$ cat design/flow/config.mk
export PLATFORM = sky130hd
export DESIGN_NAME = apb_ram
export DESIGN_NICKNAME = apb_ram
export VERILOG_FILES = /design/flow/design.v
export SDC_FILE = /design/flow/constraint.sdc
export NUM_CORES = 4
export LEC_CHECK = 0
export ABC_AREA = 1
export CAP_MARGIN = 20
export CELL_PAD_IN_SITES_GLOBAL_PLACEMENT = 0
export CORE_MARGIN = 2
export CORE_UTILIZATION = 72
export GPL_TIMING_DRIVEN = 1
export HOLD_SLACK_MARGIN = -0.07
export PLACE_DENSITY_LB_ADDON = 0.07
export SLEW_MARGIN = 40
$ cat design/flow/constraint.sdc
create_clock -name core_clock -period 1.4 [get_ports {pclk}]
set_input_delay 0.2800 -clock core_clock [delete_from_list [all_inputs] [get_ports {pclk}]]
set_output_delay 0.2800 -clock core_clock [all_outputs]
set_load 0.01 [all_outputs]
$ cat design/flow/design.v
module apb_ram (
  input presetn,
  input pclk,
  input psel,
  input penable,
  input pwrite,
  input [31:0] paddr, pwdata,
  output reg [31:0] prdata,
  output reg pready, pslverr
);
  reg [31:0] mem [32];
  typedef enum {idle = 0, setup = 1, access = 2, transfer = 3} state_type;
  state_type state;
  always@(posedge pclk)
    begin
      if(presetn == 1'b0)  
        begin
        state <= idle;
        prdata <= 32'h00000000;
        pready <= 1'b0;
        pslverr <= 1'b0;
        for(int i = 0; i < 32; i++) 
        begin
          mem[i] <= 0;
        end
       end 
      else 
        begin
      case(state)
      idle : 
      begin
        prdata <= 32'h00000000;
        pready <= 1'b0;
        pslverr <= 1'b0;
        state   <= setup;
      end
      setup:  
      begin
           if(psel == 1'b1)
             state <= access;
           else
             state <= setup;
      end
      access: 
      begin 
        if(pwrite && penable) 
          begin
            if(paddr < 32) 
            begin
            mem[paddr] <= pwdata;
            state <= transfer;
            pslverr <= 1'b0;
            pready  <= 1'b1;
            end
            else 
            begin
            state <= transfer;
            pready <= 1'b1;
            pslverr <= 1'b1;
            end
          end
        else if (!pwrite && penable)
            begin
            if(paddr < 32) 
            begin
            prdata <= mem[paddr];
            state <= transfer;
            pready <= 1'b1;
            pslverr <= 1'b0;
            end
            else 
            begin
            state <= transfer;
            pready <= 1'b1;
            pslverr <= 1'b1;
            prdata <= 32'h00000000;
            end
          end
        else
           state <= setup;
       end  
        transfer: begin
          state <= setup;
          pready <= 1'b0;
          pslverr <= 1'b0;
        end
      default : state <= idle;
      endcase      
    end
  end
endmodule
$ cat design/flow/run.sh
#!/bin/bash
# the make line also repeats each setting of config.mk as NAME=value (left out here)
make -C /OpenROAD-flow-scripts/flow DESIGN_CONFIG=/design/flow/config.mk WORK_HOME=/design/flow/orfs CLKGATE_MAP_FILE= finish
==> results_slide.txt, run 1 <==
Run Summary

Synthesis
  – Seq cells post-synth: around 1.1k
  – Yosys cell types: 24
  – Aoi share: around 1.1%
  – Post-synth design cell area: around 52,000 µm²
  – Top cell area share: 59.2%
  – Yosys warning total: 1
  – Simple Share, Synth: roughly 28%
  – Multiplexer share: 0%
  – Dominant flop cell: edfxtp_1
  – Synth Area in Adders: 0%
  – Top post-synthesis cells by count: nand2_1 (2,187), nor2_1 (1,376), edfxtp_1 (1,024), inv_1 (774), clkbuf_1 (222)
  – EDFF count, synth: about 1.0k
  – Post-synth area hogs: edfxtp_1 (59%), nand2_1 (16%), nor2_1 (9.9%), inv_1 (5.6%), buf_6 (2.1%)
  – Ys async rst share: 0%
  – Ys cells: 6,062
  – Most frequent cell after synthesis: nand2_1
  – Seq share, synth: approximately three fifths
  – Post-Syn Nets: about 6.1k
  – Cells after Synth: between 6k and 7k
  – Yosys top cell by area: edfxtp_1
  – Dominant comb cell: simple AND/OR/NAND/NOR gates
  – Yosys chip area: ~52,000 µm²
  – Synthesized area per cell: 8.57 µm²
  – Xor-xnor portion of the synthesized cell area: 0%

STA
  – RSZ-0062 raised after global routing: yes
  – Setup Viol. Count Final: 2,114
  – Final Max Tran Viols: 0
  – Slew headroom: between 40% and 50%
  – Final worst slack: -0.759 ns
  – Final hold vios: 1
  – Final worst path period share: 154%
  – Least-Margin Pin Slew: approximately 0.86 ns
  – WHS: -0.0501 ns
  – Clock skew: around 0.035 ns
  – Minimum clock period: 2.16 ns
  – Fmax: roughly 460 MHz

Place
  – DP Worst Slack: -1.13 ns
  – GP Congestion: around 1
  – Area post-placement: roughly 57,000 µm²
  – Detailed Place HPWL: 102 mm
  – # port buffers: slightly above 100

Power and ir drop
  – Combinational share of power: between 10 and 15%
  – Clock-net power: 28.8 mW
  – Peak supply drop: 1080 µV
  – Leakage power: a little under 30 nW
  – Clock Power Share: around two fifths
  – Top power group: sequential cells
  – Total power: approximately 73 mW
  – P_comb: 8.18 mW
  – Reg power frac: 49.4%
  – Sequential power: ~36 mW
  – Internal Power: 54.2 mW
  – Pwr dens: approximately 1200 nW/µm²
  – Net switching power: 18.9 mW
  – Switching share of power: approximately 26%

Run
  – Max Cap Viol: 0
  – Tool warnings: 32

Floorplanning
  – Rows: around 98
  – Total die size: 74,300 µm²
  – Placeable Area: just over 70,000 µm²
  – Die width: 273 µm
  – Die Height: between 200 and 300 µm
  – I/O pin cnt: a little over 100
  – Fp_density: 72.7%

Detailed routing
  – # DRC: 0
  – Routed vias: roughly 47k
  – WL/cell: 26.5 µm
  – Drt pass-1 iters: 14
  – Vias per cell: 6.33
  – DRT antenna net count: 0
  – Final wirelength: approximately 200 mm
  – Drt first-iter violations: 9,277

Global route
  – Overflow after GRT: 0
  – GRT Resource Usage Total: a little under half
  – Pin count of the biggest net entering global routing: 38
  – Global-route wire length before repair: 254 mm
  – Vias in the first global route: 42.9k
  – Initial antenna violation count: 19

Critical path
  – FF-to-FF End: prdata[19]$_SDFFE_PN0P_
  – Crit path max-delay family: simple AND/OR/NAND/NOR gates
  – Crit end category: register
  – Reg2reg path depth: 8
  – FF-to-FF setup slack: -0.76 ns
  – Crit path capture: prdata[19]$_SDFFE_PN0P_
  – Cells along the critical path: nand2_4 -> buf_4 -> buf_4 -> or2_4 -> nor2_4 -> buf_12 -> nand3_1 -> a21oi_1
  – CP required: just over 2 ns
  – Crit path top cell by count: buf_4
  – Crit Path Class: reg -> reg
  – Crit path depth: 8
  – Crit path DAT: approximately 2.8 ns
  – CP Launch Type: register
  – Crit-path slowest cell: nand3_1
  – Biggest cell delay along the critical path: roughly 0.50 ns
  – Critical Path Source: state[1]$_DFF_P_
  – Worst R2R Start: state[1]$_DFF_P_
  – Crit path max fanout: 13
  – Buf/Inv on CP: 3

Min path
  – WHS Endpoint: state[3]$_DFF_P_
  – Min-delay worst type: in -> reg
  – Cells on Worst Hold Path: 4
  – Hold Path Origin: presetn

Clocking
  – Clock latency (worst-skew pair): between 0.7 and 0.8 ns
  – Register clock-pin slew on the reported worst setup and hold paths: approximately 0.060 ns
  – Clock tree sinks: 1,062
  – H-tree levels: 3
  – CTS tree: built
  – CTS Hold Buffers Added: 0
  – Clock Path Buffers: 3
  – Clk root buf: clkbuf_16
  – Num CTS Buffers: about 110

Finish
  – Total Nets Final: about 6.4k
  – Final instance area: around 63,000 µm²
  – Area grow syn2layout: 21.9%
  – Post-layout util: 88.6%

Run status
  – Failing Checks: hold timing, setup timing
  – Status: failed layout checks
cell type report:
| cell class | instances | area [µm²] |
|---|---|---|
| flip-flops and latches | 1062 | 31500 |
| diodes | 10 | 25.0 |
| well taps | 950 | 1190 |
| fillers | 3124 | 8120 |
| clock buffers | 135 | 2850 |
| clock inverters | 59 | 523 |
| inverters | 778 | 2940 |
| repair buffers | 538 | 6870 |
| multi-input cells | 3866 | 17500 |
repair_timing:
item                       4_1_cts  5_1_grt
setup buffers                    8       12
setup endpoints to repair     2114     2114
pin swaps                        5       20
resized                        228      213
gates cloned                    33       38
routing by layer:
layer,routed length (µm),share of wire (%),GRT usage (%),vias up
met3,35900,18,15.7,1704
li1,-,-,-,19100
met5,392,0.20,0,-
met4,22300,11,35.8,18
met2,81600,42,70.9,5036
met1,55800,28,54.7,21000
stage by stage:
stage | cells | setup TNS [ns]
2_1_floorplan | 6062 | -932.27
3_3_place_gp | 7103 | -2159.51
3_5_place_dp | 7103 | -2148.43
4_1_cts | 7338 | -799.61
5_1_grt | 7388 | -1011.39
6_report | 7398 | -899.99
==> run 2, diff against run 1 <==
- ABC_AREA: 1 -> default
- CORE_UTILIZATION: 72 -> 66
- PLACE_DENSITY_LB_ADDON: 0.07 -> 0.08
- clock period: 1.4 -> 1.31 ns (I/O delays scaled with it)
==> run 2 against run 1 <==
Compared with the run above:
- fails the layout checks on setup timing
- clock power up 5%
- synthesized cell count down 42%
- flip-flop count unchanged
- global-route usage down 3.7 points
- maximum frequency up 4.5%
- via count down 28%
- clock skew down 0.014 ns
- cell count down 34%
- die size down 2.2%
- critical path type unchanged
- largest power group unchanged
==> results_slide.txt, run 2 <==
Run Summary

Synthesis
  – Cells after Synth: 3,545 (-42%)
  – Dominant flop cell: edfxtp_1
  – Simple Share, Synth: 12.5% (-16 points)
  – Seq cells post-synth: 1,062 (unchanged)
  – Top post-synthesis cells by count: nor2_1 (1,028), edfxtp_1 (1,024), mux2i_1 (384), nand2_1 (292), a22oi_1 (192)
  – Multiplexer share: 11.4% (+11 points)
  – Post-Syn Nets: 3,614 (-41%)
  – Yosys warning total: 1 (unchanged)
  – Yosys chip area: 46,600 µm² (-10%)
  – Seq share, synth: 67.7% (+7.0 points)
  – Yosys cell types: 47 (+96%)
  – Yosys top cell by area: edfxtp_1
  – EDFF count, synth: 1,024 (unchanged)
  – Aoi share: 4.66% (+3.5 points)
  – Synthesized area per cell: 13.1 µm² (+53%)
  – Most frequent cell after synthesis: nor2_1
  – Synth Area in Adders: 0% (unchanged)
  – Ys cells: 3,545 (-42%)
  – Dominant comb cell: simple AND/OR/NAND/NOR gates
  – Ys async rst share: 0% (unchanged)
  – Post-synth area hogs: edfxtp_1 (66%), nor2_1 (8.3%), mux2i_1 (8.3%), a22oi_1 (3.1%), mux4_2 (3.1%)
  – Post-synth design cell area: 46,600 µm² (-10%)
  – Xor-xnor portion of the synthesized cell area: 0% (unchanged)
  – Top cell area share: 66.0% (+6.9 points)

Clocking
  – Clock latency (worst-skew pair): 0.69 ns (-0.05 ns)
  – Num CTS Buffers: 105 (unchanged)
  – Clock Path Buffers: 3 (unchanged)
  – H-tree levels: 3 (unchanged)
  – Clock tree sinks: 1,062 (unchanged)
  – CTS Hold Buffers Added: 0 (unchanged)
  – CTS tree: built
  – Register clock-pin slew on the reported worst setup and hold paths: 0.06 ns (about the same)
  – Clk root buf: clkbuf_16

Detailed routing
  – # DRC: 0 (unchanged)
  – Drt first-iter violations: 5,756 (-38%)
  – Drt pass-1 iters: 6 (-8)
  – DRT antenna net count: 0 (unchanged)
  – Vias per cell: 6.93 (+9.5%)
  – WL/cell: 33.2 µm (+25%)
  – Routed vias: 33.8k (-28%)
  – Final wirelength: 162 mm (-17%)

Finish
  – Total Nets Final: 3,918 (-39%)
  – Post-layout util: 81.2% (-7.5 points)
  – Fin cells: 4,882 (-34%)
  – Area grow syn2layout: 21.9% (about the same)
  – Final instance area: 56,700 µm² (-10%)

Power and ir drop
  – P_comb: 6.20 mW (-24%)
  – Top power group: sequential cells
  – Peak supply drop: 1640 µV (+52%)
  – Total power: 74.9 mW (+2.5%)
  – Combinational share of power: 8.3% (-2.9 points)
  – Clock-net power: 30.3 mW (+5%)
  – Clock Power Share: 40.5% (+1.1 points)
  – Switching share of power: 23.0% (-2.9 points)
  – Net switching power: 17.2 mW (-8.9%)
  – Internal Power: 57.7 mW (+6.5%)
  – Reg power frac: 51.2% (+1.8 points)
  – Sequential power: 38.4 mW (+6.4%)
  – Pwr dens: 1320 nW/µm² (+14%)
  – Leakage power: 20.2 nW (-32%)

STA
  – Clock skew: 0.0205 ns (-0.0142 ns)
  – Fmax: 484 MHz (+4.5%)
  – Final worst path period share: 158% (+3.5 points)
  – Least-Margin Pin Slew: 0.770 ns (-0.0878 ns)
  – Minimum clock period: 2.07 ns (-0.0931 ns)
  – RSZ-0062 raised after global routing: yes
  – Final Max Tran Viols: 0 (unchanged)
  – Final hold vios: 0 (-1)
  – Setup Viol. Count Final: 2,114 (unchanged)
  – Setup TNS: -1214.19 ns (-314.20 ns)
  – Final worst slack: -0.756 ns (+0.00309 ns)
  – WHS: 0.0879 ns (+0.138 ns)
  – Slew headroom: 48.7% (+5.9 points)

Run
  – Tool warnings: 30 (-6.3%)
  – Max Cap Viol: 0 (unchanged)

Global route
  – Initial antenna violation count: 1 (-18)
  – Vias in the first global route: 33.3k (-23%)
  – Overflow after GRT: 0 (unchanged)
  – GRT Resource Usage Total: 42.8% (-3.7 points)
  – Pin count of the biggest net entering global routing: 75 (+97%)
  – Global-route wire length before repair: 223 mm (-12%)

Floorplanning
  – Die width: 270 µm (-1.1%)
  – Placeable Area: 69,900 µm² (-2.2%)
  – Total die size: 72,700 µm² (-2.2%)
  – I/O pin cnt: 103 (unchanged)
  – Fp_density: 66.6% (-6.1 points)
  – Rows: 97 (-1.0%)
  – Die Height: 270 µm (-1.1%)

Place
  – # port buffers: 102 (unchanged)
  – Area post-placement: 52,000 µm² (-8.5%)
  – GP Congestion: 0.901 (-11%)
  – Detailed Place HPWL: 95.6 mm (-6.0%)
  – DP Worst Slack: -1.26 ns (-0.131 ns)
  – Placed instance count: 4,631 (-35%)

Critical path
  – FF-to-FF setup slack: -0.76 ns (about the same)
  – Crit path top cell by count: buf_6
  – Crit path depth: 9 (+1)
  – Critical Path Source: state[1]$_DFF_P_
  – Crit path capture: mem[9][31]$_SDFFCE_PN0P_
  – Reg2reg path depth: 9 (+1)
  – CP required: 1.69 ns (-0.35 ns)
  – FF-to-FF End: mem[9][31]$_SDFFCE_PN0P_
  – Crit-path slowest cell: dfxtp_2
  – Crit path DAT: 2.44 ns (-0.36 ns)
  – Crit Path Class: reg -> reg
  – Cells along the critical path: and3_4 -> and2_4 -> buf_6 -> nand4_1 -> buf_6 -> buf_12 -> o21ai_4 -> buf_6 -> buf_12
  – Crit path max fanout: 14 (+1)
  – Worst R2R Start: state[1]$_DFF_P_
  – Biggest cell delay along the critical path: 0.33 ns (-0.17 ns)
  – Crit path max-delay family: buffers and inverters
  – CP Launch Type: register
  – Buf/Inv on CP: 5 (+2)
  – Crit end category: register

Min path
  – Cells on Worst Hold Path: 4 (unchanged)
  – WHS Endpoint: state[3]$_DFF_P_
  – Min-delay worst type: in -> reg
  – Hold Path Origin: presetn

Run status
  – Status: failed layout checks
  – Failing Checks: setup timing
## run 2: repair_timing
item | 4_1_cts | 5_1_grt
gates resized | 82 | 53
gates cloned | 8 | 18
pin swaps | 6 | 5
hold endpoints to repair | 0 | 0
setup buffers | 8 | 17
setup endpoints to repair | 2114 | 2114
## run 2: final cells by class
type | count | area [µm²]
flip-flops and latches | 1062 | 31500
multi-input cells | 2180 | 13800
fillers | 3771 | 13200
repair buffers | 497 | 6820
clock buffers | 133 | 2830
well taps | 940 | 1180
clock inverters | 65 | 598
inverters | 3 | 11.3
diodes | 2 | 5.00
## run 2: metal layers
layer  vias up  GRT usage [%]  wire, µm
met3       732           10.4     26100
met1     16300           56.5     50900
met5         -              0         0
met2      3263           65.6     72400
li1      13500              -         -
met4         0           25.1     12600
==> run 3, diff against run 2 <==
- CELL_PAD_IN_SITES_DETAIL_PLACEMENT: default -> 2
- CELL_PAD_IN_SITES_GLOBAL_PLACEMENT: 0 -> 1
- CORE_UTILIZATION: 66 -> 26
- GPL_ROUTABILITY_DRIVEN: default -> 0
- GPL_TIMING_DRIVEN: 1 -> 0
- HOLD_SLACK_MARGIN: -0.07 -> default
- MAX_ROUTING_LAYER: default -> met4
- clock period: 1.31 -> 2.71 ns (I/O delays scaled with it)
==> run 3 against run 2 <==
Compared with the run above:
- still fails the layout checks on setup timing
- sequential power decreased by 52%
- global-route usage down 14 points
- sequential share of layout area is 1.5 points lower
- utilization is 48 points lower
- largest cell class unchanged
==> results_slide.txt, run 3 <==
Run Summary

Floorplanning
  – Rows: 155 (+60%)
  – Die Height: 427 µm (+58%)
  – I/O pin cnt: 103 (unchanged)
  – Total die size: 182,000 µm² (+150%)
  – Placeable Area: 178,000 µm² (+150%)
  – Die width: 427 µm (+58%)
  – Fp_density: 26.1% (-40 points)

STA
  – Final worst path period share: 102% (-55 points)
  – Final hold vios: 0 (unchanged)
  – Clock skew: 0.0269 ns (+0.00638 ns)
  – Minimum clock period: roughly 2.8 ns
  – Final Max Tran Viols: 0 (unchanged)
  – Fmax: ~360 MHz
  – RSZ-0062 raised after global routing: yes
  – Least-Margin Pin Slew: 0.955 ns (+0.186 ns)
  – Setup Viol. Count Final: 10 (-99.5%)
  – Setup TNS: -0.248 ns (+1213.94 ns)
  – WHS: 0.229 ns (+0.142 ns)
  – Slew headroom: 36.3% (-12 points)
  – Final worst slack: -0.0646 ns (+0.692 ns)

Synthesis
  – Yosys chip area: 46,600 µm² (unchanged)
  – Cells after Synth: 3,545 (unchanged)
  – Multiplexer share: 11.4% (unchanged)
  – Ys async rst share: 0% (unchanged)
  – Simple Share, Synth: 12.5% (unchanged)
  – Dominant comb cell: simple AND/OR/NAND/NOR gates
  – Post-synth design cell area: 46,600 µm² (unchanged)
  – Seq cells post-synth: 1,062 (unchanged)
  – Dominant flop cell: edfxtp_1
  – Post-synth area hogs: edfxtp_1 (66%), nor2_1 (8.3%), mux2i_1 (8.3%), a22oi_1 (3.1%), mux4_2 (3.1%)
  – Yosys cell types: 47 (unchanged)
  – Post-Syn Nets: 3,614 (unchanged)
  – Yosys warning total: 1 (unchanged)
  – Top post-synthesis cells by count: nor2_1 (1,028), edfxtp_1 (1,024), mux2i_1 (384), nand2_1 (292), a22oi_1 (192)
  – Top cell area share: 66.0% (unchanged)
  – Synthesized area per cell: 13.1 µm² (unchanged)
  – Synth Area in Adders: 0% (unchanged)
  – Ys cells: 3,545 (unchanged)
  – EDFF count, synth: 1,024 (unchanged)
  – Aoi share: 4.66% (unchanged)
  – Yosys top cell by area: edfxtp_1
  – Most frequent cell after synthesis: nor2_1
  – Xor-xnor portion of the synthesized cell area: 0% (unchanged)
  – Seq share, synth: 67.7% (unchanged)

Place
  – Placed instance count: 6,113 (+32%)
  – DP Worst Slack: -1.99 ns (-0.733 ns)
  – # port buffers: 69 (-32%)
  – Detailed Place HPWL: 182 mm (+91%)
  – Area post-placement: 53,400 µm² (+2.8%)

Detailed routing
  – Final wirelength: 255 mm (+57%)
  – # DRC: 0 (unchanged)
  – WL/cell: 39.8 µm (+20%)
  – Vias per cell: 5.28 (-24%)
  – Drt pass-1 iters: 5 (-1)
  – Routed vias: 33.9k (+0.092%)
  – Drt first-iter violations: 3,634 (-37%)
  – DRT antenna net count: 0 (unchanged)

Run
  – Tool warnings: 28 (-6.7%)
  – Max Cap Viol: 0 (unchanged)

Critical path
  – Biggest cell delay along the critical path: 0.74 ns (+0.41 ns)
  – FF-to-FF End: mem[7][2]$_SDFFCE_PN0P_
  – Crit Path Class: in -> reg
  – Worst R2R Start: state[1]$_DFF_P_
  – Crit path max fanout: 10 (-4)
  – Reg2reg path depth: 7 (-2)
  – Crit end category: register
  – Critical Path Source: paddr[2]
  – Cells along the critical path: clkdlybuf4s15_1 -> buf_4 -> nor4bb_1 -> clkbuf_2 -> buf_2 -> a22oi_1 -> nand4_1 -> o31ai_1
  – CP Launch Type: input pin
  – Buf/Inv on CP: 4 (-1)
  – Crit path DAT: 3.44 ns (+1.00 ns)
  – CP required: 3.37 ns (+1.68 ns)
  – Crit path depth: 8 (-1)
  – Crit path capture: prdata[14]$_SDFFE_PN0P_
  – Crit-path slowest cell: buf_2
  – Crit path max-delay family: buffers and inverters
  – FF-to-FF setup slack: 0.05 ns (+0.81 ns)

Finish
  – Post-layout util: 32.7% (-48 points)
  – Area grow syn2layout: 25.1%
  – Fill cells: 18.4k (+390%)
  – Final instance area: 58,200 µm² (+2.6%)
  – Total Nets Final: 4,022 (+2.7%)
  – Fin cells: 6,412 (+31%)

Power and ir drop
  – Total power: 39.5 mW (-47%)
  – Clock Power Share: 44.4% (+3.9 points)
  – Peak supply drop: 689 µV (-58%)
  – Net switching power: 9.99 mW (-42%)
  – Internal Power: 29.6 mW (-49%)
  – Sequential power: 18.6 mW (-52%)
  – Top power group: sequential cells
  – Reg power frac: 46.9% (-4.3 points)
  – Clock-net power: 17.6 mW (-42%)
  – Switching share of power: 25.3% (+2.3 points)
  – Pwr dens: 679 nW/µm² (-49%)
  – Leakage power: 20.2 nW (-0.24%)
  – P_comb: 3.42 mW (-45%)
  – Combinational share of power: 8.6% (+0.3 points)

Clocking
  – Clk root buf: clkbuf_16
  – Register clock-pin slew on the reported worst setup and hold paths: 0.06 ns (about the same)
  – Clock Path Buffers: 3 (unchanged)
  – Num CTS Buffers: 138 (+31%)
  – CTS tree: built
  – Clock latency (worst-skew pair): 0.81 ns (+0.12 ns)
  – H-tree levels: 4 (+1)
  – Clock tree sinks: 1,062 (unchanged)

Global route
  – Vias in the first global route: 34.5k (+3.8%)
  – Initial antenna violation count: 11 (+10)
  – Global-route wire length before repair: 333 mm (+49%)
  – GRT Resource Usage Total: 28.6% (-14 points)
  – Pin count of the biggest net entering global routing: 20 (-73%)
  – Overflow after GRT: 0 (unchanged)

Min path
  – Hold Path Origin: pwdata[23]
  – WHS Endpoint: mem[24][23]$_SDFFCE_PN0P_
  – Cells on Worst Hold Path: 3 (-1)
  – Min-delay worst type: in -> reg

Run status
  – Failing Checks: setup timing
  – Status: failed layout checks
[run 3: cell type report]
cell class                      instances  area (µm²)  share of cell area (%)
Antenna cell                            1        2.50                 0.00430
Buffer                                297        1950                    3.35
Clock buffer                          201        3850                    6.61
Clock inverter                         42         284                   0.488
Inverter                                3        11.3                  0.0193
Multi-Input combinational cell       2180       13700                    23.5
Sequential cell                      1062       31500                    54.1
Tap cell                             2355        2950                    5.06
Timing Repair Buffer                  271        3980                    6.84
[run 3: what timing repair did]
| action | 4_1_cts | 5_1_grt |
|---|---|---|
| pin swaps | 27 | 1 |
| buffers inserted | 56 | 1 |
| endpoints found under the setup margin | 1991 | 376 |
| hold buffers | 0 | 0 |
| resized | 33 | 24 |
[run 3: metal layers]
layer,vias to the layer above,global-route usage [%],wire (µm)
met4,0,9.31,8950
met3,380,3.57,12400
met2,1233,45.3,120000
li1,13700,-,-
met5,-,-,0
met1,18500,38.1,114000
==> run 4, diff against run 3 <==
- ABC_AREA: default -> 1
- CAP_MARGIN: 20 -> 0
- CELL_PAD_IN_SITES_DETAIL_PLACEMENT: 2 -> default
- CELL_PAD_IN_SITES_GLOBAL_PLACEMENT: 1 -> default
- CORE_MARGIN: 2 -> 8
- CORE_UTILIZATION: 26 -> 31
- CTS_CLUSTER_DIAMETER: default -> 286
- GPL_TIMING_DRIVEN: 0 -> 1
- HOLD_SLACK_MARGIN: default -> -0.04
- PLACE_DENSITY_LB_ADDON: 0.08 -> default
- SLEW_MARGIN: 40 -> 30
- TNS_END_PERCENT: default -> 15
- clock period: 2.71 -> 2.12 ns (I/O delays scaled with it)
==> run 4 against run 3 <==
Compared with the run above:
- largest cell class unchanged
- first-iteration DRC count increased by 13%
- critical path depth decreased by 7
- critical path type is now reg -> out
- highest routed layer unchanged
- now clean on timing, DRC and antenna
- sequential power is 28% higher
==> results_slide.txt, run 4 <==
Run Summary

Run status
  – Status: finished clean

Detailed routing
  – Vias per cell: 4.61 (-13%)
  – Drt first-iter violations: 4,119 (+13%)
  – WL/cell: 18.5 µm (-54%)
  – # DRC: 0 (unchanged)
  – DRT antenna net count: 0 (unchanged)
  – Final wirelength: 156 mm (-39%)
  – Drt pass-1 iters: 5 (unchanged)
  – Routed vias: 39.0k (+15%)

STA
  – WHS: 0.304 ns (+0.0740 ns)
  – Least-Margin Pin Slew: 0.831 ns (-0.124 ns)
  – RSZ-0062 raised after global routing: no
  – Slew headroom: 44.6% (+8.3 points)
  – Setup Viol. Count Final: 0 (-10)
  – Minimum clock period: about 2.0 ns
  – Final hold vios: 0 (unchanged)
  – Final worst path period share: 96.3% (-6.1 points)
  – Fmax: between 400 and 500 MHz
  – Final Max Tran Viols: 0 (unchanged)
  – Clock skew: 0.0278 ns (+0.000920 ns)

Power and ir drop
  – Pwr dens: 784 nW/µm² (+15%)
  – Reg power frac: 49.7% (+2.8 points)
  – P_comb: 4.44 mW (+30%)
  – Combinational share of power: 9.3% (+0.7 points)
  – Clock Power Share: 41.0% (-3.4 points)
  – Clock-net power: 19.6 mW (+10%)
  – Top power group: sequential cells
  – Switching share of power: 24.3% (-0.93 points)
  – Leakage power: 28.3 nW (+40%)
  – Peak supply drop: 713 µV (+3.4%)
  – Internal Power: 36.2 mW (+23%)
  – Sequential power: 23.8 mW (+28%)
  – Net switching power: 11.7 mW (+17%)

Clocking
  – Clock latency (worst-skew pair): 0.71 ns (-0.10 ns)
  – CTS tree: built
  – H-tree levels: 3 (-1)
  – Clk root buf: clkbuf_16
  – Clock Path Buffers: 3 (unchanged)
  – Num CTS Buffers: 112 (-19%)
  – Post-CTS setup buffers: 0 (-100%)
  – Register clock-pin slew on the reported worst setup and hold paths: 0.06 ns (about the same)
  – Clock tree sinks: 1,062 (unchanged)

Finish
  – Area grow syn2layout: 17.5%
  – Final instance area: 61,100 µm² (+4.9%)
  – Fill cells: 16.6k (-9.7%)
  – Total Nets Final: 6,231 (+55%)
  – Post-layout util: 36.6% (+3.9 points)

Synthesis
  – Ys cells: 6,062 (+71%)
  – Top post-synthesis cells by count: nand2_1 (2,187), nor2_1 (1,376), edfxtp_1 (1,024), inv_1 (774), clkbuf_1 (222)
  – Yosys cell types: 24 (-49%)
  – Simple Share, Synth: 28.3% (+16 points)
  – Xor-xnor portion of the synthesized cell area: 0% (unchanged)
  – Most frequent cell after synthesis: nand2_1
  – Synth Area in Adders: 0% (unchanged)
  – Top cell area share: 59.2% (-6.9 points)
  – Cells after Synth: 6,062 (+71%)
  – Synthesized area per cell: 8.57 µm² (-35%)
  – Post-synth area hogs: edfxtp_1 (59%), nand2_1 (16%), nor2_1 (9.9%), inv_1 (5.6%), buf_6 (2.1%)
  – Dominant comb cell: simple AND/OR/NAND/NOR gates
  – Yosys chip area: 52,000 µm² (+12%)
  – Yosys top cell by area: edfxtp_1
  – EDFF count, synth: 1,024 (unchanged)
  – Post-Syn Nets: 6,131 (+70%)
  – Seq share, synth: 60.6% (-7.0 points)
  – Yosys warning total: 1 (unchanged)
  – Dominant flop cell: edfxtp_1
  – Post-synth design cell area: 52,000 µm² (+12%)
  – Ys async rst share: 0% (unchanged)
  – Multiplexer share: 0% (-11 points)
  – Seq cells post-synth: 1,062 (unchanged)
  – Aoi share: 1.15% (-3.5 points)

Global route
  – GRT Resource Usage Total: 17.3% (-11 points)
  – Vias in the first global route: 37.1k (+7.5%)
  – Initial antenna violation count: 1 (-10)
  – Global-route wire length before repair: 232 mm (-30%)
  – Overflow after GRT: 0 (unchanged)
  – Pin count of the biggest net entering global routing: 54 (+170%)

Min path
  – Hold Path Origin: psel
  – Min-delay worst type: in -> reg
  – WHS Endpoint: state[1]$_DFF_P_
  – Cells on Worst Hold Path: 3 (unchanged)

Critical path
  – Buf/Inv on CP: 1 (-3)
  – Worst R2R Start: state[1]$_DFF_P_
  – Reg2reg path depth: 9 (+2)
  – Biggest cell delay along the critical path: 0.55 ns (-0.19 ns)
  – CP Launch Type: register
  – Critical Path Source: prdata[20]$_SDFFE_PN0P_
  – Crit-path slowest cell: clkdlybuf4s50_1
  – Cells along the critical path: clkdlybuf4s50_1
  – Crit path capture: prdata[20]
  – FF-to-FF setup slack: 0.17 ns (+0.12 ns)
  – Crit path depth: 1 (-7)
  – Crit path max-delay family: buffers and inverters
  – CP required: 1.70 ns (-1.67 ns)
  – Crit Path Class: reg -> out
  – Crit end category: output pin
  – FF-to-FF End: mem[14][26]$_SDFFCE_PN0P_
  – Crit path DAT: 1.62 ns (-1.82 ns)
  – Crit path max fanout: 2 (-8)

Place
  – Detailed Place HPWL: 99.2 mm (-46%)
  – Area post-placement: 57,400 µm² (+7.5%)
  – # port buffers: 102 (+48%)

Floorplanning
  – I/O pin cnt: 103 (unchanged)
  – Die width: 425 µm (-0.40%)
  – Rows: 150 (-3.2%)
  – Fp_density: 31.1% (+5.0 points)
  – Placeable Area: 167,000 µm² (-6.4%)
  – Total die size: 181,000 µm² (-0.81%)
  – Die Height: 425 µm (-0.40%)

Run
  – Max Cap Viol: 0 (unchanged)
  – Tool warnings: 27 (-3.6%)
[run 4: final cells by class]
cell class / instances / area [µm²] / share of cell area [%]
well taps: 2204 / 2760 / 4.52
multi-input cells: 3832 / 15900 / 26.0
flip-flops and latches: 1062 / 31500 / 51.6
clock buffers: 152 / 3040 / 4.98
clock inverters: 54 / 576 / 0.942
diodes: 1 / 2.50 / 0.00410
repair buffers: 376 / 4390 / 7.18
inverters: 778 / 2940 / 4.81
[run 4: metrics by stage]
| step | std cells | setup TNS [ns] | worst slack [ns] | total power, mW |
|---|---|---|---|---|
| floorplan | 6062 | -28.42 | -0.0347 | 26.6 |
| global placement | 8251 | -970.69 | -0.539 | 28.6 |
| detailed placement | 8251 | -896.28 | -0.498 | 28.7 |
| CTS | 8458 | 0 | 0.00434 | 48.1 |
| global route | 8459 | 0 | 0.0167 | 49.3 |
| finish | 8459 | 0 | 0.0780 | 47.9 |
[run 4: routing by layer]
metal | part of all wire [%] | GRT usage [%]
met2 | 49 | 29.4
met5 | 0 | -
met3 | 7.2 | 1.69
met1 | 41 | 22.2
met4 | 2.5 | 4.63
[run 4: timing repair]
item | CTS | global route
hold buffers | 1 | 0
endpoints found under the hold margin | 1 | 0
setup endpoints to repair | 3 | 0
resized | 3 | 0
==> run 5, diff against run 4 <==
- ABC_AREA: 1 -> default
- CAP_MARGIN: 0 -> 20
- CORE_ASPECT_RATIO: default -> 0.7
- CORE_MARGIN: 8 -> 9
- CORE_UTILIZATION: 31 -> 19
- CTS_CLUSTER_DIAMETER: 286 -> default
- GPL_ROUTABILITY_DRIVEN: 0 -> 1
- GPL_TIMING_DRIVEN: 1 -> 0
- HOLD_SLACK_MARGIN: -0.04 -> default
- MAX_ROUTING_LAYER: met4 -> default
- PLACE_DENSITY_LB_ADDON: default -> 0.12
- SETUP_SLACK_MARGIN: default -> 0.41
- SLEW_MARGIN: 30 -> 25
- TNS_END_PERCENT: 15 -> default
- clock period: 2.12 -> 2.21 ns (I/O delays scaled with it)
==> run 5 against run 4 <==
Compared with the run above:
- final area is 3.3% higher
- clock skew fell by 0.00065 ns
- count of clock-buffer cells in the layout increased by 18
- sequential power is 5% lower
- largest cell class unchanged
- the layout now fails its checks (setup timing)
- flip-flop count is the same
- setup slack worse by 0.091 ns
- synthesized cell count is 42% lower
- area after synthesis is 10% lower
==> results_slide.txt, run 5 <==
Run Summary

Finish
  – Register area: 31,600 µm² (+0.13%)
  – Area grow syn2layout: 35.4%
  – Total Nets Final: 4,134 (-34%)
  – Fill cells: 25.1k (+51%)
  – Fin cells: 7,383 (-13%)
  – Final instance area: 63,100 µm² (+3.3%)
  – Post-layout util: 26.0% (-11 points)
  – Comb area: 14,100 µm² (-11%)

Power and ir drop
  – Top power group: sequential cells
  – P_comb: 4.87 mW (+9.7%)
  – Internal Power: 35.0 mW (-3.5%)
  – Reg power frac: 48.2% (-1.5 points)
  – Sequential power: 22.7 mW (-5%)
  – Clock Power Share: 41.5% (+0.5 points)
  – Combinational share of power: 10.3% (+1.0 points)
  – Total power: 47.1 mW (-1.5%)
  – Clock-net power: 19.5 mW (about the same)
  – Leakage power: 22.0 nW (-22%)
  – Pwr dens: 748 nW/µm² (-4.6%)
  – Switching share of power: 25.8% (+1.5 points)
  – Net switching power: 12.2 mW (+4.5%)
  – Peak supply drop: 598 µV (-16%)

Min path
  – WHS Endpoint: mem[4][11]$_SDFFCE_PN0P_
  – Cells on Worst Hold Path: 3 (unchanged)
  – Min-delay worst type: in -> reg
  – Hold Path Origin: pwdata[11]

STA
  – WHS: 0.149 ns (-0.155 ns)
  – Final hold vios: 0 (unchanged)
  – Clock skew: 0.0271 ns (-0.000653 ns)
  – Setup Viol. Count Final: 5 (+5)
  – Least-Margin Pin Slew: 0.913 ns (+0.0815 ns)
  – Final Max Tran Viols: 0 (unchanged)
  – Final worst path period share: 101% (+4.3 points)
  – Minimum clock period: about 2.2 ns
  – RSZ-0062 raised after global routing: yes
  – Fmax: between 400 and 500 MHz
  – Slew headroom: 39.2% (-5.4 points)
  – Final worst slack: -0.0127 ns (-0.0908 ns)
  – Setup TNS: -0.0322 ns (-0.0322 ns)

Critical path
  – Crit end category: register
  – CP required: 2.65 ns (+0.95 ns)
  – Crit path max-delay family: buffers and inverters
  – Cells along the critical path: and3_4 -> and2_4 -> nand4_1 -> buf_6 -> clkbuf_16 -> o21ai_4 -> buf_6 -> buf_16 -> buf_16
  – Reg2reg path depth: 9 (unchanged)
  – Crit Path Class: reg -> reg
  – Worst R2R Start: state[1]$_DFF_P_
  – Crit-path slowest cell: dfxtp_4
  – FF-to-FF setup slack: -0.01 ns (-0.18 ns)
  – Crit path depth: 9 (+8)
  – Crit path max fanout: 8 (+6)
  – Critical Path Source: state[1]$_DFF_P_
  – Buf/Inv on CP: 5 (+4)
  – Crit path DAT: 2.67 ns (+1.05 ns)
  – FF-to-FF End: mem[22][25]$_SDFFCE_PN0P_
  – Biggest cell delay along the critical path: 0.35 ns (-0.20 ns)
  – Crit path capture: mem[22][25]$_SDFFCE_PN0P_
  – CP Launch Type: register

Synthesis
  – Cells after Synth: 3,545 (-42%)
  – Dominant flop cell: edfxtp_1
  – Yosys warning total: 1 (unchanged)
  – EDFF count, synth: 1,024 (unchanged)
  – Simple Share, Synth: 12.5% (-16 points)
  – Dominant comb cell: simple AND/OR/NAND/NOR gates
  – Yosys top cell by area: edfxtp_1
  – Ys async rst share: 0% (unchanged)
  – Seq cells post-synth: 1,062 (unchanged)
  – Top post-synthesis cells by count: nor2_1 (1,028), edfxtp_1 (1,024), mux2i_1 (384), nand2_1 (292), a22oi_1 (192)
  – Yosys cell types: 47 (+96%)
  – Multiplexer share: 11.4% (+11 points)
  – Top cell area share: 66.0% (+6.9 points)
  – Post-synth design cell area: 46,600 µm² (-10%)
  – Post-Syn Nets: 3,614 (-41%)
  – Seq share, synth: 67.7% (+7.0 points)
  – Aoi share: 4.66% (+3.5 points)
  – Synth Area in Adders: 0% (unchanged)
  – Ys cells: 3,545 (-42%)
  – Xor-xnor portion of the synthesized cell area: 0% (unchanged)
  – Most frequent cell after synthesis: nor2_1
  – Post-synth area hogs: edfxtp_1 (66%), nor2_1 (8.3%), mux2i_1 (8.3%), a22oi_1 (3.1%), mux4_2 (3.1%)
  – Synthesized area per cell: 13.1 µm² (+53%)
  – Yosys chip area: 46,600 µm² (-10%)

Detailed routing
  – # DRC: 0 (unchanged)
  – Drt first-iter violations: 5,146 (+25%)
  – Drt pass-1 iters: 6 (+1)
  – Routed vias: 34.8k (-11%)
  – DRT antenna net count: 0 (unchanged)
  – Final wirelength: 271 mm (+73%)
  – WL/cell: 36.7 µm (+99%)
  – Vias per cell: 4.71 (+2.2%)

Clocking
  – Register clock-pin slew on the reported worst setup and hold paths: 0.07 ns (about the same)
  – CTS Hold Buffers Added: 0 (-1)
  – CTS tree: built
  – Clock latency (worst-skew pair): 0.76 ns (+0.05 ns)
  – Clock Path Buffers: 3 (unchanged)
  – Clock tree sinks: 1,062 (unchanged)
  – Clk root buf: clkbuf_16
  – H-tree levels: 3 (unchanged)
  – Num CTS Buffers: 113 (+0.89%)

Floorplanning
  – Die width: 610 µm (+43%)
  – Total die size: 263,000 µm² (+46%)
  – Die Height: 432 µm (+1.6%)
  – Fp_density: 19.2% (-12 points)
  – Placeable Area: 243,000 µm² (+46%)
  – Rows: 151 (+0.67%)
  – I/O pin cnt: 103 (unchanged)

Global route
  – Vias in the first global route: 32.3k (-13%)
  – Overflow after GRT: 0 (unchanged)
  – GRT Resource Usage Total: 19.5% (+2.2 points)
  – Initial antenna violation count: 21 (+20)
  – Pin count of the biggest net entering global routing: 16 (-70%)
  – Global-route wire length before repair: 341 mm (+47%)

Run
  – Max Cap Viol: 0 (unchanged)
  – Tool warnings: 30 (+11%)

Run status
  – Failing Checks: setup timing
  – Status: failed layout checks

Place
  – # port buffers: 69 (-32%)
  – Detailed Place HPWL: 192 mm (+93%)
  – GP Congestion: between 0.8 and 0.9
  – DP Worst Slack: -2.18 ns (-1.68 ns)
  – Placed instance count: 6,955 (-16%)
  – Area post-placement: 55,100 µm² (-4.1%)
-- run 5: area by class of cell --
cell class / count / area share (%)
sequential: 1062 / 50.0
multi-input combinational: 2180 / 22.3
timing repair buffer: 405 / 10.8
tap: 3213 / 6.38
clock buffer: 170 / 5.24
buffer: 300 / 4.74
clock inverter: 43 / 0.490
antenna: 7 / 0.0278
inverter: 3 / 0.0179
-- run 5: repair_timing --
item                       4_1_cts  5_1_grt
resized                        334      336
buffers inserted               137       40
pin swaps                       61       37
setup endpoints to repair     2114     2097
gates cloned                    14       17
-- run 5: metal layers --
layer  share of wire, %  wire (µm)  up-vias  track usage, %
met4                2.2       5840        8            3.80
met5              0.020         54        -               0
li1                   -          -    14000               -
met2                 40     107000     1799            26.9
met1                 49     133000    18700            30.7
met3                9.1      24700      264            4.14
==> run 6, diff against run 5 <==
- ABC_AREA: default -> 1
- CELL_PAD_IN_SITES_DETAIL_PLACEMENT: default -> 2
- CORE_ASPECT_RATIO: 0.7 -> 1.27
- CORE_MARGIN: 9 -> 10
- CORE_UTILIZATION: 19 -> 62
- CTS_CLUSTER_DIAMETER: default -> 114
- CTS_CLUSTER_SIZE: default -> 36
- GPL_ROUTABILITY_DRIVEN: 1 -> default
- GPL_TIMING_DRIVEN: 0 -> default
- MAX_ROUTING_LAYER: default -> met4
- PLACE_DENSITY_LB_ADDON: 0.12 -> 0.24
- SETUP_SLACK_MARGIN: 0.41 -> default
- SLEW_MARGIN: 25 -> 20
- TNS_END_PERCENT: default -> 80
- clock period: 2.21 -> 3.78 ns (I/O delays scaled with it)
==> run 6 against run 5 <==
Compared with the run above:
- die size down 64%
- the flow now stops in detailed placement (3_5_place_dp)
- synthesized cell count rose by 71%
- area after synthesis is 12% higher
==> results_slide.txt, run 6 <==
Implementation Results

Run status
  – Status: stopped before the end
  – Halt Stage: detailed placement (3_5_place_dp)
  – Err: Error: detail_place.tcl, 38 bad optional access

Floorplanning
  – Total die size: 95,900 µm² (-64%)
  – Die Height: 346 µm (-20%)
  – Rows: 119 (-21%)
  – Die width: 277 µm (-55%)
  – I/O pin cnt: 103 (unchanged)
  – Placeable Area: 83,100 µm² (-66%)
  – Fp_density: 62.5% (+43 points)

Synthesis
  – Seq share, synth: 60.6% (-7.0 points)
  – Yosys chip area: 52,000 µm² (+12%)
  – Dominant comb cell: simple AND/OR/NAND/NOR gates
  – Aoi share: 1.15% (-3.5 points)
  – Synth Area in Adders: 0% (unchanged)
  – Yosys cell types: 24 (-49%)
  – Seq cells post-synth: 1,062 (unchanged)
  – Top post-synthesis cells by count: nand2_1 (2,187), nor2_1 (1,376), edfxtp_1 (1,024), inv_1 (774), clkbuf_1 (222)
  – Ys async rst share: 0% (unchanged)
  – Yosys top cell by area: edfxtp_1
  – Post-synth area hogs: edfxtp_1 (59%), nand2_1 (16%), nor2_1 (9.9%), inv_1 (5.6%), buf_6 (2.1%)
  – Post-synth design cell area: 52,000 µm² (+12%)
  – Ys cells: 6,062 (+71%)
  – Simple Share, Synth: 28.3% (+16 points)
  – Yosys warning total: 1 (unchanged)
  – Dominant flop cell: edfxtp_1
  – Post-Syn Nets: 6,131 (+70%)
  – EDFF count, synth: 1,024 (unchanged)
  – Top cell area share: 59.2% (-6.9 points)
  – Synthesized area per cell: 8.57 µm² (-35%)
  – Xor-xnor portion of the synthesized cell area: 0% (unchanged)
  – Multiplexer share: 0% (-11 points)
  – Most frequent cell after synthesis: nand2_1
  – Cells after Synth: 6,062 (+71%)

Place
  – # port buffers: 102 (+48%)
  – GP Congestion: 0.922 (+14%)
run 6: per-stage QoR:
stage	total power, mW	worst slack, ns	instance area [µm²]	cells
after floorplan	14.9	0.672	52000	6062
after global placement	15.8	0.240	53700	7022
==> run 7, diff against run 6 <==
- CELL_PAD_IN_SITES_DETAIL_PLACEMENT: 2 -> default
- CELL_PAD_IN_SITES_GLOBAL_PLACEMENT: default -> 0
- CORE_ASPECT_RATIO: 1.27 -> 1.57
- CORE_MARGIN: 10 -> 2
- CORE_UTILIZATION: 62 -> 72
- CTS_CLUSTER_DIAMETER: 114 -> default
- CTS_CLUSTER_SIZE: 36 -> 71
- GPL_TIMING_DRIVEN: default -> 1
- MAX_ROUTING_LAYER: met4 -> default
- PLACE_DENSITY: default -> 0.35
- PLACE_DENSITY_LB_ADDON: 0.24 -> default
- SETUP_SLACK_MARGIN: default -> 0.14
- SLEW_MARGIN: 20 -> 40
- TNS_END_PERCENT: 80 -> default
- clock period: 3.78 -> 1.22 ns (I/O delays scaled with it)
==> run 7 against run 6 <==
Compared with the run above:
- now fails the layout checks on setup timing
- synthesized cell count unchanged
- die size down 22%
- area after synthesis unchanged
==> results_slide.txt, run 7 <==
Run Summary

Clocking
  – Register clock-pin slew on the reported worst setup and hold paths: 0.06 ns
  – Clock tree sinks: approximately 1.1k
  – CTS tree: built
  – Clock latency (worst-skew pair): about 0.74 ns
  – Num CTS Buffers: ~95
  – Clk root buf: clkbuf_16
  – H-tree levels: 3
  – Clock Path Buffers: 3

Power and ir drop
  – P_comb: ~9 mW
  – Combinational share of power: between 10% and 20%
  – Internal Power: between 50 and 60 mW
  – Clock-net power: between 30 and 40 mW
  – Reg power frac: 51.2%
  – Sequential power: 41.4 mW
  – Clock Power Share: between 30% and 40%
  – Leakage power: slightly below 30 nW
  – Switching share of power: approximately a quarter
  – Total power: 80.8 mW
  – Net switching power: approximately 21 mW
  – Pwr dens: around 1300 nW/µm²
  – Peak supply drop: around 1500 µV
  – Top power group: sequential cells

Synthesis
  – Yosys warning total: 1 (unchanged)
  – Post-synth area hogs: edfxtp_1 (59%), nand2_1 (16%), nor2_1 (9.9%), inv_1 (5.6%), buf_6 (2.1%)
  – Ys cells: 6,062 (unchanged)
  – Synth Area in Adders: 0% (unchanged)
  – Aoi share: 1.15% (unchanged)
  – Yosys cell types: 24 (unchanged)
  – EDFF count, synth: 1,024 (unchanged)
  – Simple Share, Synth: 28.3% (unchanged)
  – Xor-xnor portion of the synthesized cell area: 0% (unchanged)
  – Multiplexer share: 0% (unchanged)
  – Cells after Synth: 6,062 (unchanged)
  – Most frequent cell after synthesis: nand2_1
  – Post-Syn Nets: 6,131 (unchanged)
  – Synthesized area per cell: 8.57 µm² (unchanged)
  – Seq cells post-synth: 1,062 (unchanged)
  – Seq share, synth: 60.6% (unchanged)
  – Top post-synthesis cells by count: nand2_1 (2,187), nor2_1 (1,376), edfxtp_1 (1,024), inv_1 (774), clkbuf_1 (222)
  – Yosys top cell by area: edfxtp_1
  – Top cell area share: 59.2% (unchanged)
  – Ys async rst share: 0% (unchanged)
  – Post-synth design cell area: 52,000 µm² (unchanged)
  – Dominant comb cell: simple AND/OR/NAND/NOR gates
  – Yosys chip area: 52,000 µm² (unchanged)
  – Dominant flop cell: edfxtp_1

Finish
  – Area grow syn2layout: 21.8%
  – Post-layout util: between 80% and 90%
  – Total Nets Final: roughly 6.4k
  – Final instance area: between 60,000 and 70,000 µm²
  – Fin cells: between 7k and 8k

Floorplanning
  – Total die size: 74,400 µm² (-22%)
  – Rows: 123 (+3.4%)
  – Die Height: 341 µm (-1.6%)
  – Placeable Area: 71,600 µm² (-14%)
  – Die width: 218 µm (-21%)
  – I/O pin cnt: 103 (unchanged)
  – Fp_density: 72.6% (+10 points)

Detailed routing
  – # DRC: 0
  – DRT antenna net count: 0
  – WL/cell: about 27 µm
  – Final wirelength: about 200 mm
  – Vias per cell: ~6.3
  – Drt first-iter violations: roughly 8.5k
  – Routed vias: about 47k
  – Drt pass-1 iters: 14

Global route
  – GRT Resource Usage Total: between 40% and 50%
  – Pin count of the biggest net entering global routing: around 64
  – Initial antenna violation count: 5
  – Global-route wire length before repair: roughly 260 mm
  – Met1 GRT Util: 53.1%
  – Most Crowded Layer GR: met2
  – GR met3 Demand/Resource: 12.8%
  – Met2 Track Usage GR: 78.0%
  – Vias in the first global route: ~44k
  – Overflow after GRT: 0

Min path
  – Min-delay worst type: in -> reg
  – Cells on Worst Hold Path: 5
  – WHS Endpoint: state[3]$_DFF_P_
  – Hold Path Origin: presetn

STA
  – Minimum clock period: between 2 and 2.5 ns
  – WHS: roughly 0.042 ns
  – Fmax: approximately 480 MHz
  – Least-Margin Pin Slew: 0.770 ns
  – Final Max Tran Viols: 0
  – Setup Viol. Count Final: 2,114
  – Final worst path period share: 171%
  – Final hold vios: 0
  – Clock skew: between 0.04 and 0.05 ns
  – RSZ-0062 raised after global routing: yes
  – Setup TNS: -1224.38 ns
  – Slew headroom: between 40% and 50%
  – Final worst slack: -0.869 ns

Place
  – Placed instance count: around 7k
  – GP Congestion: 0.915 (-0.81%)
  – Area post-placement: between 50,000 and 60,000 µm²
  – Detailed Place HPWL: roughly 95 mm
  – # port buffers: 102 (unchanged)
  – DP Worst Slack: -1.20 ns

Critical path
  – Crit path max-delay family: simple AND/OR/NAND/NOR gates
  – Critical Path Source: mem[29][15]$_SDFFCE_PN0P_
  – Crit path DAT: 2.72 ns
  – Reg2reg path depth: 8
  – Crit Path Class: reg -> reg
  – Worst R2R Start: mem[29][15]$_SDFFCE_PN0P_
  – Cells along the critical path: nor2_1 -> nor2_1 -> nand2_1 -> nand2_1 -> nand2_1 -> nor2_1 -> nand3_1 -> a21oi_1
  – Crit-path slowest cell: nor2_1
  – Buf/Inv on CP: 0
  – Biggest cell delay along the critical path: ~0.38 ns
  – CP Launch Type: register
  – Crit path capture: prdata[15]$_SDFFE_PN0P_
  – Crit path max fanout: 1
  – Crit end category: register
  – CP required: about 1.9 ns
  – FF-to-FF setup slack: -0.87 ns
  – Crit path depth: 8
  – FF-to-FF End: prdata[15]$_SDFFE_PN0P_

Run status
  – Status: failed layout checks
  – Failing Checks: setup timing

Run
  – Tool warnings: 33
  – Max Cap Viol: 0
## run 7: layer usage
metal	wire length (µm)	vias to the layer above	share of wire [%]
met2	88000	4871	44
met4	26900	13	13
met5	279	-	0.14
met1	53500	20800	27
met3	31800	1878	16
li1	-	19000	-
## run 7: final cells by class
class,count,area [µm²]
Clock buffer,124,2550
Multi-Input combinational cell,3882,17700
Timing Repair Buffer,494,6950
Sequential cell,1062,31500
Clock inverter,53,470
Tap cell,937,1170
Inverter,778,2940
Fill cell,3281,8280
Antenna cell,3,7.51
## run 7: repair_timing
action | in CTS | in global routing
setup endpoints to repair | 2114 | 2116
pin swaps | 21 | 8
cloned | 80 | 14
hold endpoints to repair | 1 | 0
setup buffers | 14 | 36
gates resized | 326 | 164
==> run 8, diff against run 7 <==
- ABC_AREA: 1 -> default
- CELL_PAD_IN_SITES_GLOBAL_PLACEMENT: 0 -> 1
- CORE_ASPECT_RATIO: 1.57 -> default
- CORE_UTILIZATION: 72 -> 58
- CTS_CLUSTER_SIZE: 71 -> default
- HOLD_SLACK_MARGIN: default -> -0.07
- PLACE_DENSITY: 0.35 -> default
- PLACE_DENSITY_LB_ADDON: default -> 0.08
- SETUP_SLACK_MARGIN: 0.14 -> default
- clock period: 1.22 -> 1.4 ns (I/O delays scaled with it)
==> run 8 against run 7 <==
Compared with the run above:
- still fails the layout checks on setup timing
- routed wire length fell by 2.3%
- global-route usage is 8.4 points lower
- final area increased by 0.16%
- synthesized cell count is 42% lower
- flip-flop count is the same
- clock power about the same
- setup slack improved by 0.049 ns
- critical path type is now in -> reg
- critical endpoint is now mem[26][13]$_SDFFCE_PN0P_
- largest cell class unchanged
==> results_slide.txt, run 8 <==
Run Summary

Run status
  – Status: failed layout checks
  – Failing Checks: setup timing

Global route
  – GRT Resource Usage Total: 40.8% (-8.4 points)
  – Pin count of the biggest net entering global routing: 94 (+47%)
  – Overflow after GRT: 0 (unchanged)
  – Initial antenna violation count: 7 (+2)
  – Global-route wire length before repair: 236 mm (-11%)
  – Vias in the first global route: 32.9k (-26%)

Critical path
  – Crit Path Class: in -> reg
  – Crit-path slowest cell: clkdlybuf4s50_1
  – Biggest cell delay along the critical path: 0.39 ns (about the same)
  – CP Launch Type: input pin
  – Crit path max fanout: 14 (+13)
  – Worst R2R Start: state[1]$_DFF_P_
  – Reg2reg path depth: 9 (+1)
  – Critical Path Source: paddr[21]
  – FF-to-FF setup slack: -0.77 ns (+0.10 ns)
  – FF-to-FF End: mem[26][13]$_SDFFCE_PN0P_
  – CP required: 1.79 ns (-0.07 ns)
  – Crit path depth: 11 (+3)
  – Crit path max-delay family: buffers and inverters
  – Crit path capture: mem[26][13]$_SDFFCE_PN0P_
  – Crit path top cell by count: buf_12
  – Crit end category: register
  – Crit path DAT: 2.61 ns (-0.11 ns)
  – Cells along the critical path: clkdlybuf4s50_1 -> nor4_1 -> and4_4 -> buf_6 -> nand4_1 -> buf_6 -> buf_12 -> buf_12 -> o21ai_4 -> buf_12 -> buf_16
  – Buf/Inv on CP: 7 (+7)

STA
  – Final worst slack: -0.819 ns (+0.0492 ns)
  – WHS: 0.0771 ns (+0.0352 ns)
  – Slew headroom: 48.0% (-0.72 points)
  – Final worst path period share: 159% (-13 points)
  – Final Max Tran Viols: 0 (unchanged)
  – Final hold vios: 0 (unchanged)
  – Fmax: ~450 MHz
  – Setup Viol. Count Final: 2,114 (unchanged)
  – Clock skew: 0.0302 ns (-0.0149 ns)
  – Least-Margin Pin Slew: 0.781 ns (+0.0108 ns)
  – RSZ-0062 raised after global routing: yes
  – Minimum clock period: ~2.2 ns

Clocking
  – Register clock-pin slew on the reported worst setup and hold paths: 0.06 ns (about the same)
  – Clk root buf: clkbuf_16
  – Clock Path Buffers: 3 (unchanged)
  – Num CTS Buffers: 108 (+14%)
  – H-tree levels: 3 (unchanged)
  – Clock latency (worst-skew pair): 0.71 ns (-0.03 ns)
  – Clock tree sinks: 1,062 (unchanged)
  – CTS tree: built

Power and ir drop
  – Top power group: sequential cells
  – Net switching power: 17.1 mW (-19%)
  – Leakage power: 22.7 nW (-23%)
  – Peak supply drop: 1140 µV (-21%)
  – Switching share of power: 23.5% (-2.7 points)
  – Internal Power: 55.8 mW (-6.4%)
  – Combinational share of power: 9.3% (-1.8 points)
  – Pwr dens: 1150 nW/µm² (-9.9%)
  – Sequential power: 35.9 mW (-13%)
  – Clock-net power: 30.2 mW (about the same)
  – Clock Power Share: 41.4% (+3.8 points)
  – Reg power frac: 49.3% (-1.9 points)
  – P_comb: 6.82 mW (-24%)

Synthesis
  – Post-synth area hogs: edfxtp_1 (66%), nor2_1 (8.3%), mux2i_1 (8.3%), a22oi_1 (3.1%), mux4_2 (3.1%)
  – Aoi share: 4.66% (+3.5 points)
  – Xor-xnor portion of the synthesized cell area: 0% (unchanged)
  – Yosys chip area: 46,600 µm² (-10%)
  – Dominant flop cell: edfxtp_1
  – Synthesized area per cell: 13.1 µm² (+53%)
  – Yosys cell types: 47 (+96%)
  – Simple Share, Synth: 12.5% (-16 points)
  – Synth Area in Adders: 0% (unchanged)
  – Yosys top cell by area: edfxtp_1
  – Top cell area share: 66.0% (+6.9 points)
  – Seq share, synth: 67.7% (+7.0 points)
  – Post-synth design cell area: 46,600 µm² (-10%)
  – Most frequent cell after synthesis: nor2_1
  – Multiplexer share: 11.4% (+11 points)
  – Dominant comb cell: simple AND/OR/NAND/NOR gates
  – Ys cells: 3,545 (-42%)
  – Ys async rst share: 0% (unchanged)
  – Seq cells post-synth: 1,062 (unchanged)
  – Post-Syn Nets: 3,614 (-41%)
  – Top post-synthesis cells by count: nor2_1 (1,028), edfxtp_1 (1,024), mux2i_1 (384), nand2_1 (292), a22oi_1 (192)
  – Yosys warning total: 1 (unchanged)
  – EDFF count, synth: 1,024 (unchanged)
  – Cells after Synth: 3,545 (-42%)

Finish
  – Total Nets Final: 4,146 (-35%)
  – Fin cells: 5,230 (-29%)
  – Area grow syn2layout: 36.1%

Detailed routing
  – # DRC: 0 (unchanged)
  – Routed vias: 36.6k (-21%)
  – Final wirelength: 196 mm (-2.3%)
  – Drt pass-1 iters: 6 (-8)
  – Vias per cell: 7.01 (+10%)
  – WL/cell: 37.4 µm (+37%)
  – Drt first-iter violations: 6,839 (-19%)
  – DRT antenna net count: 0 (unchanged)

Min path
  – Min-delay worst type: in -> reg
  – WHS Endpoint: state[3]$_DFF_P_
  – Hold Path Origin: presetn
  – Cells on Worst Hold Path: 4 (-1)

Floorplanning
  – I/O pin cnt: 103 (unchanged)
  – Die width: 287 µm (+32%)
  – Rows: 103 (-16%)
  – Total die size: 82,500 µm² (+11%)
  – Placeable Area: 79,300 µm² (+11%)
  – Fp_density: 58.7% (-14 points)
  – Die Height: 287 µm (-16%)

Run
  – Tool warnings: 30 (-9.1%)
  – Max Cap Viol: 0 (unchanged)

Place
  – Placed instance count: 4,767 (-32%)
  – # port buffers: 102 (unchanged)
  – Detailed Place HPWL: 98.5 mm (+3.2%)
  – GP Congestion: 0.893 (-2.4%)
  – DP Worst Slack: -1.33 ns (-0.128 ns)
[run 8: final cells by class]
class                           count  area (µm²)
Clock inverter                     47         534
Antenna cell                        8        20.0
Timing Repair Buffer              722       10900
Sequential cell                  1062       31600
Fill cell                        4115       15900
Inverter                            3        11.3
Multi-Input combinational cell   2180       15900
Clock buffer                      158        3140
Tap cell                         1050        1310
[run 8: through the flow]
stage / TNS (ns) / utilization [%] / cell area [µm²] / power, mW
after floorplan: -1014.26 / - / 47000 / 39.2
after global placement: -2286.46 / 65.8 / 52100 / 41.9
after detailed placement: -2382.17 / 65.8 / 52100 / 42.0
after CTS: -973.80 / 74.3 / 58900 / 71.3
after global routing: -1158.03 / 79.9 / 63400 / 73.9
final: -1135.91 / 80.0 / 63400 / 72.9
[run 8: metal layers]
metal	part of all wire (%)	track usage [%]	wire length (µm)
met5	0.10	0	204
met4	8.8	21.2	17300
met3	17	9.48	32800
met2	43	62.8	84900
met1	31	54.6	60600
[run 8: what timing repair did]
action	in CTS	in global routing
pin swaps	139	184
resized	407	535
cloned	47	81
hold buffers	0	0
endpoints found under the hold margin	0	0
setup buffers	58	72
endpoints found under the setup margin	2112	2114
==> run 9, diff against run 8 <==
- ABC_AREA: default -> 0
- CAP_MARGIN: 20 -> 40
- CELL_PAD_IN_SITES_GLOBAL_PLACEMENT: 1 -> default
- CORE_UTILIZATION: 58 -> 70
- CTS_CLUSTER_SIZE: default -> 16
- GPL_TIMING_DRIVEN: 1 -> default
- HOLD_SLACK_MARGIN: -0.07 -> default
- PLACE_DENSITY_LB_ADDON: 0.08 -> 0.0
- SETUP_SLACK_MARGIN: default -> 0.4
- SLEW_MARGIN: 40 -> 20
- clock period: 1.4 -> 1.35 ns (I/O delays scaled with it)
==> run 9 against run 8 <==
Compared with the run above:
- largest power group unchanged
- largest cell class unchanged
- die size down 17%
- first-iteration DRC count up 30%
- critical endpoint is now prdata[21]$_SDFFE_PN0P_
- register-to-register slack worse by 0.05 ns
- area after synthesis unchanged
- via count up 4.6%
- non-clock buffer count down 135
- cell count down 6.4%
- utilization up 11 points
- the layout fails its checks (hold timing, setup timing)
- highest routed layer unchanged
- sequential power up 4%
- synthesized cell count unchanged
==> results_slide.txt, run 9 <==
Run Summary

Min path
  – Min-delay worst type: in -> reg
  – Cells on Worst Hold Path: 3 (-1)
  – WHS Endpoint: state[3]$_DFF_P_
  – Hold Path Origin: presetn

Synthesis
  – Cells after Synth: 3,545 (unchanged)
  – Seq cells post-synth: 1,062 (unchanged)
  – Ys async rst share: 0% (unchanged)
  – Synth Area in Adders: 0% (unchanged)
  – EDFF count, synth: 1,024 (unchanged)
  – Post-synth design cell area: 46,600 µm² (unchanged)
  – Dominant flop cell: edfxtp_1
  – Yosys chip area: 46,600 µm² (unchanged)
  – Seq share, synth: 67.7% (unchanged)
  – Multiplexer share: 11.4% (unchanged)
  – Synthesized area per cell: 13.1 µm² (unchanged)
  – Xor-xnor portion of the synthesized cell area: 0% (unchanged)
  – Yosys top cell by area: edfxtp_1
  – Yosys warning total: 1 (unchanged)
  – Aoi share: 4.66% (unchanged)
  – Ys cells: 3,545 (unchanged)
  – Yosys cell types: 47 (unchanged)
  – Dominant comb cell: simple AND/OR/NAND/NOR gates
  – Top post-synthesis cells by count: nor2_1 (1,028), edfxtp_1 (1,024), mux2i_1 (384), nand2_1 (292), a22oi_1 (192)
  – Top cell area share: 66.0% (unchanged)
  – Post-Syn Nets: 3,614 (unchanged)
  – Simple Share, Synth: 12.5% (unchanged)
  – Post-synth area hogs: edfxtp_1 (66%), nor2_1 (8.3%), mux2i_1 (8.3%), a22oi_1 (3.1%), mux4_2 (3.1%)
  – Most frequent cell after synthesis: nor2_1

Detailed routing
  – Drt first-iter violations: 8,911 (+30%)
  – Final wirelength: 201 mm (+2.6%)
  – # DRC: 0 (unchanged)
  – Routed vias: 38.3k (+4.6%)
  – WL/cell: 41.0 µm (+9.6%)
  – Vias per cell: 7.83 (+12%)
  – Drt pass-1 iters: 10 (+4)
  – DRT antenna net count: 0 (unchanged)

Critical path
  – FF-to-FF setup slack: -0.82 ns (-0.05 ns)
  – Crit-path slowest cell: a22oi_1
  – CP Launch Type: input pin
  – CP required: 1.94 ns (+0.15 ns)
  – Crit path capture: prdata[21]$_SDFFE_PN0P_
  – Critical Path Source: paddr[2]
  – Crit path max-delay family: AND-OR/OR-AND gates
  – FF-to-FF End: mem[28][10]$_SDFFCE_PN0P_
  – Biggest cell delay along the critical path: 0.91 ns (+0.52 ns)
  – Crit end category: register
  – Crit path DAT: 2.96 ns (+0.35 ns)
  – Crit path top cell by count: buf_12
  – Worst R2R Start: state[1]$_DFF_P_
  – Crit path depth: 7 (-4)
  – Crit Path Class: in -> reg
  – Reg2reg path depth: 8 (-1)
  – Buf/Inv on CP: 3 (-4)
  – Cells along the critical path: clkdlybuf4s50_1 -> buf_12 -> and4bb_2 -> buf_12 -> a22oi_1 -> nand4_1 -> o31ai_1
  – Crit path max fanout: 17 (+3)

Floorplanning
  – I/O pin cnt: 103 (unchanged)
  – Total die size: 68,600 µm² (-17%)
  – Die Height: 262 µm (-8.8%)
  – Fp_density: 70.8% (+12 points)
  – Rows: 94 (-8.7%)
  – Die width: 262 µm (-8.8%)
  – Placeable Area: 65,700 µm² (-17%)

Power and ir drop
  – Clock-net power: 29.4 mW (-3%)
  – Net switching power: 17.9 mW (+4.7%)
  – Peak supply drop: 1450 µV (+27%)
  – Internal Power: 55.8 mW (about the same)
  – Switching share of power: 24.3% (+0.86 points)
  – Sequential power: 37.3 mW (+4%)
  – Total power: 73.7 mW (+1.0%)
  – Top power group: sequential cells
  – Leakage power: 21.2 nW (-6.3%)
  – P_comb: 6.91 mW (+1%)
  – Combinational share of power: 9.4% (about the same)
  – Reg power frac: 50.7% (+1.4 points)
  – Clock Power Share: 40.0% (-1.4 points)
  – Pwr dens: 1230 nW/µm² (+7.3%)

Clocking
  – Register clock-pin slew on the reported worst setup and hold paths: 0.07 ns (about the same)
  – Clk root buf: clkbuf_16
  – CTS tree: built
  – Clock tree sinks: 1,062 (unchanged)
  – Clock Path Buffers: 3 (unchanged)
  – Clock latency (worst-skew pair): 0.71 ns (about the same)
  – Num CTS Buffers: 103 (-4.6%)
  – H-tree levels: 3 (unchanged)

STA
  – Setup Viol. Count Final: 2,114 (unchanged)
  – WHS: -0.0211 ns (-0.0982 ns)
  – Clock skew: 0.0340 ns (+0.00373 ns)
  – RSZ-0062 raised after global routing: yes
  – Final worst slack: -1.02 ns (-0.201 ns)
  – Slew headroom: 22.9% (-25 points)
  – Fmax: between 400 and 500 MHz
  – Final Max Tran Viols: 0 (unchanged)
  – Minimum clock period: approximately 2.4 ns
  – Final worst path period share: 176% (+17 points)
  – Least-Margin Pin Slew: 1.16 ns (+0.376 ns)
  – Final hold vios: 1 (+1)

Global route
  – Initial antenna violation count: 9 (+2)
  – Vias in the first global route: 34.7k (+5.7%)
  – GRT Resource Usage Total: 49.4% (+8.6 points)
  – Global-route wire length before repair: 236 mm (about the same)
  – Overflow after GRT: 0 (unchanged)
  – Pin count of the biggest net entering global routing: 49 (-48%)

Place
  – DP Worst Slack: -1.58 ns (-0.247 ns)
  – Placed instance count: 4,548 (-4.6%)
  – Area post-placement: 51,600 µm² (-0.96%)
  – # port buffers: 102 (unchanged)
  – GP Congestion: 0.900 (+0.81%)
  – Detailed Place HPWL: 94.2 mm (-4.4%)

Run
  – Tool warnings: 31 (+3.3%)
  – Max Cap Viol: 0 (unchanged)

Finish
  – Fin cells: 4,895 (-6.4%)
  – Fill cells: 2,196 (-47%)
  – Final instance area: 59,700 µm² (-5.8%)
  – Area grow syn2layout: 28.2%
  – Total Nets Final: 4,006 (-3.4%)

Run status
  – Failing Checks: hold timing, setup timing
  – Status: failed layout checks
run 9: cell type report:
class	count	area (µm²)	share of cell area, %
multi-input cells	2180	14900	24.9
well taps	864	1080	1.81
clock inverters	42	419	0.702
repair buffers	587	8880	14.9
diodes	9	22.5	0.0377
flip-flops and latches	1062	31500	52.8
inverters	3	11.3	0.0189
clock buffers	148	2870	4.81
run 9: per-layer routing:
layer | wire length [µm] | track usage [%] | up-vias
li1 | - | - | 13700
met1 | 54600 | 61.7 | 17700
met2 | 80400 | 71.7 | 5048
met3 | 41900 | 17.5 | 1865
met4 | 23600 | 36.9 | 20
met5 | 451 | 0 | -
run 9: per-stage QoR:
stage	setup TNS, ns	hold WS, ns	util (%)
6_report	-1270.25	-0.0211	90.8
5_1_grt	-1272.92	-0.0149	90.8
4_1_cts	-1041.97	-0.0244	86.7
3_5_place_dp	-2634.31	0.449	78.5
3_3_place_gp	-2641.28	0.441	78.4
2_1_floorplan	-1100.18	0.370	-
run 9: what timing repair did:
item | in CTS | in global routing
pin swaps | 109 | 81
cloned | 31 | 58
hold endpoints to repair | 1 | 0
gates resized | 323 | 233
endpoints found under the setup margin | 2115 | 2117
buffers inserted | 22 | 37
Power is estimated from default activity; no workload was simulated.
